== run A ==
// i2c_top
module i2c_top(
input clk, rst, newd, op, stretch,
input [6:0] addr,
input [7:0] din,
output [7:0] dout,
output busy,ack_err,
output done,
output sda, scl
);
For scale: roughly 4,600 cells after synthesis, about 33 I/O pins.
Settings: LEC_CHECK=0, CAP_MARGIN=0, CORE_MARGIN=2, CORE_UTILIZATION=72, CTS_CLUSTER_DIAMETER=57, CTS_CLUSTER_SIZE=23, PLACE_DENSITY=0.35, SETUP_SLACK_MARGIN=0.85, SLEW_MARGIN=20; clock period 2.88 ns.
run.sh (not shown) runs the stock make flow with config.mk's settings and CLKGATE_MAP_FILE=.
Run A failed in 5_1_grt with ODB-0269.
#### Input delta (run B over run A)
Settings: CTS_CLUSTER_SIZE now 15, was 23; CAP_MARGIN now 20, was 0; SETUP_SLACK_MARGIN now 0.4, was 0.85; PLACE_DENSITY no longer set, was 0.35; CTS_CLUSTER_DIAMETER no longer set, was 57; the clock period (ns, I/O delays scaled along) now 2.87, was 2.88.
## What came out
Of run A and run B, only run A never reached the final stage.
As far as post-synthesis async set-or-reset flop share goes, run B and run A are indistinguishable; the numbers are identical.
Final RePlAce weighted congestion, run B and run A: larger value in run B
Number of H-tree branching levels: run B vs run A — no meaningful difference
Reported for run B and run A, number of different library cells in the post-synthesis netlist turned out identical to the last digit.
Any difference in y dimension of the die between run A and run B is small enough to ignore.
Changes observed in run B relative to run A: TritonCTS buffer count picked up an extra 29, instance count after placement with tap cells included grew by 156.
The chip area from the yosys synthesis statistics on run A is in line with that on run B.
Input changes introduced in run C (baseline for comparison: run B):
Settings: CTS_CLUSTER_SIZE now 13, was 15; CTS_CLUSTER_DIAMETER now 378, previously not set; CAP_MARGIN now 0, was 20; PLACE_DENSITY now 0.64, previously not set; SETUP_SLACK_MARGIN now 0.38, was 0.4.
Notes after the runs:
Worst setup skew after layout: run B vs run C, no meaningful difference
Changes observed in run C relative to run B: met1 layer usage reported by global route rose 0.83 points; global-route usage fell 0.96 points; via total after detailed routing fell 250; number of buffers added by the clock tree synthesis step fell about 14%.
> inputs changed (run C -> run D)
Settings: CTS_CLUSTER_DIAMETER: 378 -> unset; SETUP_SLACK_MARGIN: 0.38 -> unset; PLACE_DENSITY: 0.64 -> unset; CAP_MARGIN: 0 -> 20; CORE_UTILIZATION: 72 -> 15; CTS_CLUSTER_SIZE: 13 -> unset; the clock period (ns, I/O delays scaled along): 2.87 -> 5.16.
==> comparison <==
Per the comparison of run D with run C, routed wire length up about 4.6%; clock share of power up 6.9 points; stage delay of the slowest cell on the critical path up 0.25 ns; non-clock buffer count down 280. Between run C and run D, the total internal power is higher for run C. Going from run C to run D, total power moved down; summed area of non-filler cells in the final layout went up about 4.3%; maximum number of pins on one net before global-route repair climbed 48.

i2c_top again, from the RTL that the note above started with.
Settings: LEC_CHECK=0, ABC_AREA=1, CAP_MARGIN=20, CORE_ASPECT_RATIO=1.44, CORE_MARGIN=2, CORE_UTILIZATION=40, HOLD_SLACK_MARGIN=0.18, MAX_ROUTING_LAYER=met4, SETUP_SLACK_MARGIN=2.07, SLEW_MARGIN=20; clock period 10.0 ns.
Edit:
==> flow/config.mk (replaced) <==
export PLATFORM = sky130hd
export DESIGN_NAME = i2c_top
export DESIGN_NICKNAME = i2c_top
export VERILOG_FILES = /design/flow/design.v
export SDC_FILE = /design/flow/constraint.sdc
export NUM_CORES = 4
export LEC_CHECK = 0
export CAP_MARGIN = 20
export CORE_MARGIN = 2
export CORE_UTILIZATION = 70
export CTS_CLUSTER_DIAMETER = 349
export CTS_CLUSTER_SIZE = 25
export MAX_ROUTING_LAYER = met4
export PLACE_DENSITY = 0.64
export SLEW_MARGIN = 20
==> flow/constraint.sdc (replaced) <==
create_clock -name core_clock -period 5.14 [get_ports {clk}]
set_input_delay 1.0280 -clock core_clock [delete_from_list [all_inputs] [get_ports {clk}]]
set_output_delay 1.0280 -clock core_clock [all_outputs]
set_load 0.01 [all_outputs]
Worst setup slack loses 3.8 ns.
Cell area goes down by a few percent.
Clock-buffer cell count goes down by 54.
Routed wire length goes up slightly.
Total power goes up by well over a third.
Synthesized cell count goes down by a quarter to a third.
Sequential power goes up by well over a third.
Edit:
--- a/flow/config.mk
+++ b/flow/config.mk
@@ -10,6 +10,3 @@
 export CORE_UTILIZATION = 70
-export CTS_CLUSTER_DIAMETER = 349
-export CTS_CLUSTER_SIZE = 25
-export MAX_ROUTING_LAYER = met4
-export PLACE_DENSITY = 0.64
+export CTS_CLUSTER_SIZE = 13
 export SLEW_MARGIN = 20
==> flow/constraint.sdc (replaced) <==
create_clock -name core_clock -period 2.87 [get_ports {clk}]
set_input_delay 0.5740 -clock core_clock [delete_from_list [all_inputs] [get_ports {clk}]]
set_output_delay 0.5740 -clock core_clock [all_outputs]
set_load 0.01 [all_outputs]
=> Now the flow finished with setup timing left; worst setup slack loses 1.5 ns; wire length climbs by 5.3%; utilization went up by 5.9 points; count of clock-buffer cells in the layout increases by 76; non-clock buffer count is higher by 221.
Edit:
--- a/flow/config.mk
+++ b/flow/config.mk
@@ -9,4 +9,3 @@
 export CORE_MARGIN = 2
-export CORE_UTILIZATION = 70
-export CTS_CLUSTER_SIZE = 13
+export CORE_UTILIZATION = 71
 export SLEW_MARGIN = 20
==> flow/constraint.sdc (replaced) <==
create_clock -name core_clock -period 5.14 [get_ports {clk}]
set_input_delay 1.0280 -clock core_clock [delete_from_list [all_inputs] [get_ports {clk}]]
set_output_delay 1.0280 -clock core_clock [all_outputs]
set_load 0.01 [all_outputs]
Outcome:
- The new run produced a clean layout
- hold slack gets better by 0.031 ns
- final area goes down by 4.1%
- setup slack gains 1.3 ns
- sequential power falls by 44%
- cell count shrinks by 4.5%
- flip-flop count is unchanged

Setup of oak:
Starting RTL as in the previous note.
Design i2c_top, start of the top module:
module i2c_top(
input clk, rst, newd, op, stretch,
input [6:0] addr,
input [7:0] din,
output [7:0] dout,
output busy,ack_err,
output done,
output sda, scl
);
wire ack_errm, ack_errs;
wire sda_m, scl_m, sda_s, scl_s;
i2c_master master (dout,sda,scl,sda_m,scl_m,done,ack_errm,busy,clk,rst,din,newd,addr,op);
i2c_Slave slave (.clk(clk),.rst(rst),.stretch(stretch),.sda(sda),.scl(scl),.sda_drv(sda_s),.scl_drv(scl_s),.ack_err(ack_errs),.done() );
assign sda = sda_m & sda_s;
assign scl = scl_m & scl_s;
assign ack_err = ack_errs | ack_errm;
endmodule
==> flow/config.mk <==
export PLATFORM = sky130hd
export DESIGN_NAME = i2c_top
export DESIGN_NICKNAME = i2c_top
export VERILOG_FILES = /design/flow/design.v
export SDC_FILE = /design/flow/constraint.sdc
export NUM_CORES = 4
export LEC_CHECK = 0
export CAP_MARGIN = 20
export CORE_MARGIN = 2
export CORE_UTILIZATION = 72
export CTS_CLUSTER_DIAMETER = 357
export CTS_CLUSTER_SIZE = 14
export PLACE_DENSITY_LB_ADDON = 0.02
export SETUP_SLACK_MARGIN = 0.86
export SLEW_MARGIN = 20
==> flow/constraint.sdc <==
create_clock -name core_clock -period 2.94 [get_ports {clk}]
set_input_delay 0.5880 -clock core_clock [delete_from_list [all_inputs] [get_ports {clk}]]
set_output_delay 0.5880 -clock core_clock [all_outputs]
set_load 0.01 [all_outputs]
In oak the implementation completed, yet the final layout does not meet the checks, the culprit being negative setup slack.
Inputs modified between oak and pine:
- CTS_CLUSTER_DIAMETER: 357 -> unset
- SETUP_SLACK_MARGIN: 0.86 -> unset
- CTS_CLUSTER_SIZE: 14 -> unset
- CORE_UTILIZATION: 72 -> 40
- PLACE_DENSITY_LB_ADDON: 0.02 -> unset
- the clock period (ns, I/O delays scaled along): 2.94 -> 5.16
Notes after the runs:
- Going from oak to pine, design area fell by 4.9%, clock-pin slew on the worst setup and hold paths fell by 20 ps, multi-input combinational cell count stayed essentially flat, register-to-register slack rose by 1450 ps.
- Comparing pine with oak, the area figure in the yosys stat output came out essentially unchanged.
- Final-report setup violation count: pine < oak
- For post-layout instance count excluding filler cells, dividing the value from oak by the value from pine gives 0.891.
- pine ran to completion and came out clean on the timing, design-rule and antenna checks.
- pine ends up with a total negative slack that is 87 ps higher than in oak.
Relative to pine, the following input files were edited for birch:
- setting CTS_CLUSTER_DIAMETER to 222 for the first time
- setting ABC_AREA to 1 for the first time
- changing CORE_UTILIZATION from 40 to 70
- changing the clock period (ns, I/O delays scaled along) from 5.16 to 6.72
Notes after the runs:
On post-place setup slack: birch sits above pine.
birch vs. pine: total number of clock tree sinks neither gained nor lost much; vias per cell saw a decrease; xor and xnor fraction of the mapped netlist area moved down; total power of the final layout now sits lower.
On standard cell core area, birch does better than pine.
Via count on birch is behind pine.
Against pine, birch comes in 43% lower on number of tap cells inserted.
Looking at maximum clock rate, birch sits about 3.6% lower than pine does.
NOTE combinational power pine->birch decreased by more than 10%
Power figures rest on the tool's default switching activity, not on a simulated workload.
